## v9
==> flow/design.v (excerpt) <==
module TCAM_TOP (
        input                   CLK
       ,input                   RESET
       ,input                   SEARCH
       ,input                   SETTING
       ,input   [DATA_BITS-1:0] KEY
       ,input   [IDWID-1:0]     SETTING_ID
       ,input   [MASKWID-1:0]   SETTING_MASKID
       ,input   [IDWID-1:0]     SETTING_PRIORITY
       ,output  [IDWID-1:0]     RULEID
       ,output                  SETTING_COMPLETE
       ,output                  SEARCH_COMPLETE
       ,output                  MISMATCH
       ,input                     DDR3_AVL_INIT
       ,input   [SDRAM_DATA-1:0]  DDR3_AVL_READDATA
       ,input                     DDR3_AVL_WAITREQUEST
       ,input                     DDR3_AVL_READDATAVALID
       ,output                    DDR3_AVL_READ
       ,output                    DDR3_AVL_WRITE
       ,output  [SDRAM_ADDR-1:0]  DDR3_AVL_ADDRESS
       ,output  [SDRAM_DATA-1:0]  DDR3_AVL_WRITEDATA
       ,output                    DDR3_AVL_BURSTCOUNT
       ,output                    DDR3_AVL_INITCOMPLETE
	);
==> flow/config.mk <==
export PLATFORM = sky130hd
export DESIGN_NAME = TCAM_TOP
export DESIGN_NICKNAME = TCAM_TOP
export VERILOG_FILES = /design/flow/design.v
export SDC_FILE = /design/flow/constraint.sdc
export NUM_CORES = 4
export LEC_CHECK = 0
export ABC_AREA = 0
export CAP_MARGIN = 20
export CORE_MARGIN = 2
export CORE_UTILIZATION = 72
export CTS_CLUSTER_DIAMETER = 337
export CTS_CLUSTER_SIZE = 21
export GPL_ROUTABILITY_DRIVEN = 1
export HOLD_SLACK_MARGIN = 0.29
export MAX_ROUTING_LAYER = met4
export PLACE_DENSITY_LB_ADDON = 0.05
export SETUP_SLACK_MARGIN = 0.93
export SLEW_MARGIN = 20
==> flow/constraint.sdc <==
create_clock -name core_clock -period 3.12 [get_ports {CLK}]
set_input_delay 0.6240 -clock core_clock [delete_from_list [all_inputs] [get_ports {CLK}]]
set_output_delay 0.6240 -clock core_clock [all_outputs]
set_load 0.01 [all_outputs]
run.sh (not shown) runs the stock make flow with config.mk's settings and CLKGATE_MAP_FILE=.
Setup changes, v9 to v18
# v9
export LEC_CHECK = 0
export ABC_AREA = 0
export CAP_MARGIN = 20
export CORE_MARGIN = 2
export CORE_UTILIZATION = 72
export CTS_CLUSTER_DIAMETER = 337
export CTS_CLUSTER_SIZE = 21
export GPL_ROUTABILITY_DRIVEN = 1
export HOLD_SLACK_MARGIN = 0.29
export MAX_ROUTING_LAYER = met4
export PLACE_DENSITY_LB_ADDON = 0.05
export SETUP_SLACK_MARGIN = 0.93
export SLEW_MARGIN = 20
create_clock -name core_clock -period 3.12 [get_ports {CLK}]
# v18
export LEC_CHECK = 0
export ABC_AREA = 0
export CAP_MARGIN = 35
export CORE_MARGIN = 2
export CORE_UTILIZATION = 72
export CTS_CLUSTER_DIAMETER = 100
export CTS_CLUSTER_SIZE = 22
export GPL_ROUTABILITY_DRIVEN = 1
export MAX_ROUTING_LAYER = met5
export PLACE_DENSITY = 0.41
export SETUP_SLACK_MARGIN = 0.93
export SLEW_MARGIN = 20
export TNS_END_PERCENT = 55
create_clock -name core_clock -period 3.12 [get_ports {CLK}]
[summary]
v18 -> v9: clock buffer and inverter area fraction after layout flat. Compared with v9, v18 shows a higher sequential share of layout area. On wire length, v9 loses to v18. Taking v9 as the reference, in v18 setup slack has increased; HPWL after detailed placement shrank by 1900 um. Changes observed in v18 relative to v9: total power draw moved down; number of DRC violations after detailed-routing iteration 0 moved down; switching power share of the total level; worst hold slack moved down; clock buffer count from CTS moved down.
Relative to v18, the following input files were edited for v48:
# v18
export LEC_CHECK = 0
export ABC_AREA = 0
export CAP_MARGIN = 35
export CORE_MARGIN = 2
export CORE_UTILIZATION = 72
export CTS_CLUSTER_DIAMETER = 100
export CTS_CLUSTER_SIZE = 22
export GPL_ROUTABILITY_DRIVEN = 1
export MAX_ROUTING_LAYER = met5
export PLACE_DENSITY = 0.41
export SETUP_SLACK_MARGIN = 0.93
export SLEW_MARGIN = 20
export TNS_END_PERCENT = 55
create_clock -name core_clock -period 3.12 [get_ports {CLK}]
# v48
export LEC_CHECK = 0
export ABC_AREA = 0
export CAP_MARGIN = 20
export CORE_MARGIN = 2
export CORE_UTILIZATION = 72
export CTS_CLUSTER_SIZE = 22
export GPL_ROUTABILITY_DRIVEN = 1
export MAX_ROUTING_LAYER = met4
export SETUP_SLACK_MARGIN = 0.93
export SLEW_MARGIN = 20
create_clock -name core_clock -period 3.12 [get_ports {CLK}]
==> results <==
Detailed-placement wirelength estimate was lower in v18 than in v48. On global-route usage, the lower figure sits with v18, not v48. Taking v18 as the reference, in v48 count of boundary I/O pins neither gained nor lost much; non-clock buffer share of cell area fell 0.23 points; chip area from the yosys synthesis statistics shows no meaningful change. The sequential power of v48 and that of v18 are within noise of each other. Delta(setup slack, v48 - v18) > 0.
Modified inputs, v21 compared to v48
# v48
export LEC_CHECK = 0
export ABC_AREA = 0
export CAP_MARGIN = 20
export CORE_MARGIN = 2
export CORE_UTILIZATION = 72
export CTS_CLUSTER_SIZE = 22
export GPL_ROUTABILITY_DRIVEN = 1
export MAX_ROUTING_LAYER = met4
export SETUP_SLACK_MARGIN = 0.93
export SLEW_MARGIN = 20
create_clock -name core_clock -period 3.12 [get_ports {CLK}]
# v21
export LEC_CHECK = 0
export ABC_AREA = 0
export CAP_MARGIN = 20
export CORE_MARGIN = 2
export CORE_UTILIZATION = 70
export GPL_ROUTABILITY_DRIVEN = 1
export MAX_ROUTING_LAYER = met4
export SETUP_SLACK_MARGIN = 0.61
export SLEW_MARGIN = 20
create_clock -name core_clock -period 3.12 [get_ports {CLK}]
==> comparison <==
v21 vs v48: area growth from synthesis to final layout up in v21
The run showing the smaller number of tap instances is v48.
v21 against v48: count of standard-cell rows moved up; routed metal-1 wirelength fell by 420 um.
Power and IR drop assume default switching activity.
